== run A ==
Design rotational_cordic, start of the top module:
module rotational_cordic (
  output logic data_out_rot,
  output logic [15:0] xprime,
  output logic [15:0] yprime,
  input logic [15:0] x,
  input logic [15:0] y,
  input logic [15:0] theta,
  input logic clk, reset, start
);
Size: about 7000 cells after synthesis, roughly 0.066 mm² of cells after synthesis.
Settings: LEC_CHECK=0, CAP_MARGIN=20, CORE_MARGIN=2, CORE_UTILIZATION=40, SLEW_MARGIN=20; clock period 12.7 ns.
run.sh (not shown) runs the stock make flow with config.mk's settings and CLKGATE_MAP_FILE=.
Run A: full flow OK, the timing, DRC and antenna checks passed
The inputs of run B differ from those of run A as listed below.
Settings: changing CORE_UTILIZATION from 40 to 68; changing the clock period (ns, I/O delays scaled along) from 12.7 to 7.77.
Results
NOTE: maximum single-stage delay on the critical path in run B falls short of that of run A. Compared with run A, in run B starting utilization of the core area higher, multi-input combinational cell area has increased, insertion delay of the later-clocked pin in the worst-skew pair went down by 0.05 ns. Worst-case clock skew, run B and run A, lower one = run B. Length of routed wiring on met1 (higher): run A. Worst slew margin relative to its limit, run B and run A: higher on run B. Looking across run B and run A, the single run that reached the end with no open violations was run A. Between run B and run A, it is run B whose die area is lower, by 41%.
diff inputs: run B => run C
Settings: an added PLACE_DENSITY_LB_ADDON of 0.28; a change of CORE_UTILIZATION from 68 to 16; an added CTS_CLUSTER_SIZE of 56; an added HOLD_SLACK_MARGIN of 0.11; an added CELL_PAD_IN_SITES_GLOBAL_PLACEMENT of 2; an added SETUP_SLACK_MARGIN of 1.03; an added MIN_ROUTING_LAYER of met2; a change of the clock period (ns, I/O delays scaled along) from 7.77 to 12.6.
==> results <==
Run C finished every stage and its layout cleared the timing, DRC and antenna checks. Summary — via count, run C relative to run B: higher, by about 36%. [run C] width of the die rose 330 µm relative to run B. The pre-CTS setup slack of run C is higher than that of run B. Compared with run B, run C shows number of cells on the critical path that has gone down by a few percent. Run C -> run B: level count of the clock H-tree delta 0, exact match.
The inputs of run D differ from those of run C as listed below.
Settings: PLACE_DENSITY_LB_ADDON no longer set, was 0.28; SETUP_SLACK_MARGIN now 2.23, was 1.03; HOLD_SLACK_MARGIN no longer set, was 0.11; CORE_UTILIZATION now 68, was 16; MIN_ROUTING_LAYER no longer set, was met2; TNS_END_PERCENT now 15, previously not set; CTS_CLUSTER_SIZE now 96, was 56; CELL_PAD_IN_SITES_GLOBAL_PLACEMENT no longer set, was 2; the clock period (ns, I/O delays scaled along) now 7.77, was 12.6.
==> results <==
Run D had finished all stages when the layout checks came back failing, citing negative setup slack.
Amount of wire on met3 after detailed routing was lower in run D than in run C.
Delta (run D minus run C): design area shows a reduction of 4.9%; first-iteration DRC count shows a reduction of 3314; met2 layer wire length in the routed design shows a reduction of about 25%; setup slack of the most critical reg-to-reg path shows a reduction of 4.65 ns.
Total number of cells along the worst setup path was higher in the run labelled run D.

job 9096:
rotational_cordic again, from the RTL that the note above started with.
==> flow/design.v (excerpt) <==
module rotational_cordic (
  output logic data_out_rot,
  output logic [15:0] xprime,
  output logic [15:0] yprime,
  input logic [15:0] x,
  input logic [15:0] y,
  input logic [15:0] theta,
  input logic clk, reset, start
);
Settings: LEC_CHECK=0, CAP_MARGIN=20, CORE_MARGIN=2, CORE_UTILIZATION=40, GPL_ROUTABILITY_DRIVEN=0, GPL_TIMING_DRIVEN=0, SETUP_SLACK_MARGIN=4.03, SLEW_MARGIN=20, TNS_END_PERCENT=50; clock period 14.5 ns.
Per the final summary, job 9096 finished and its layout is clean on timing, DRC and antenna.
Here is what was changed in the inputs of job 5749 compared with job 9096.
Settings: swapping 40 for 71 in CORE_UTILIZATION; putting PLACE_DENSITY_LB_ADDON at 0.28 where nothing was set; putting CTS_CLUSTER_SIZE at 19 where nothing was set; putting CTS_CLUSTER_DIAMETER at 36 where nothing was set; clearing TNS_END_PERCENT, which used to be 50; clearing GPL_TIMING_DRIVEN, which used to be 0; clearing GPL_ROUTABILITY_DRIVEN, which used to be 0; swapping 4.03 for -0.96 in SETUP_SLACK_MARGIN; swapping 14.5 for 11.2 in the clock period (ns, I/O delays scaled along).
### Flow results
To summarise job 5749: no stage aborted, but the layout did not pass its checks, failing on negative setup slack. Changes observed in job 5749 relative to job 9096: relative max-transition margin went down 6.5 points, setup slack went down 2620 ps, first-pass iteration count of the detailed router went up 2.
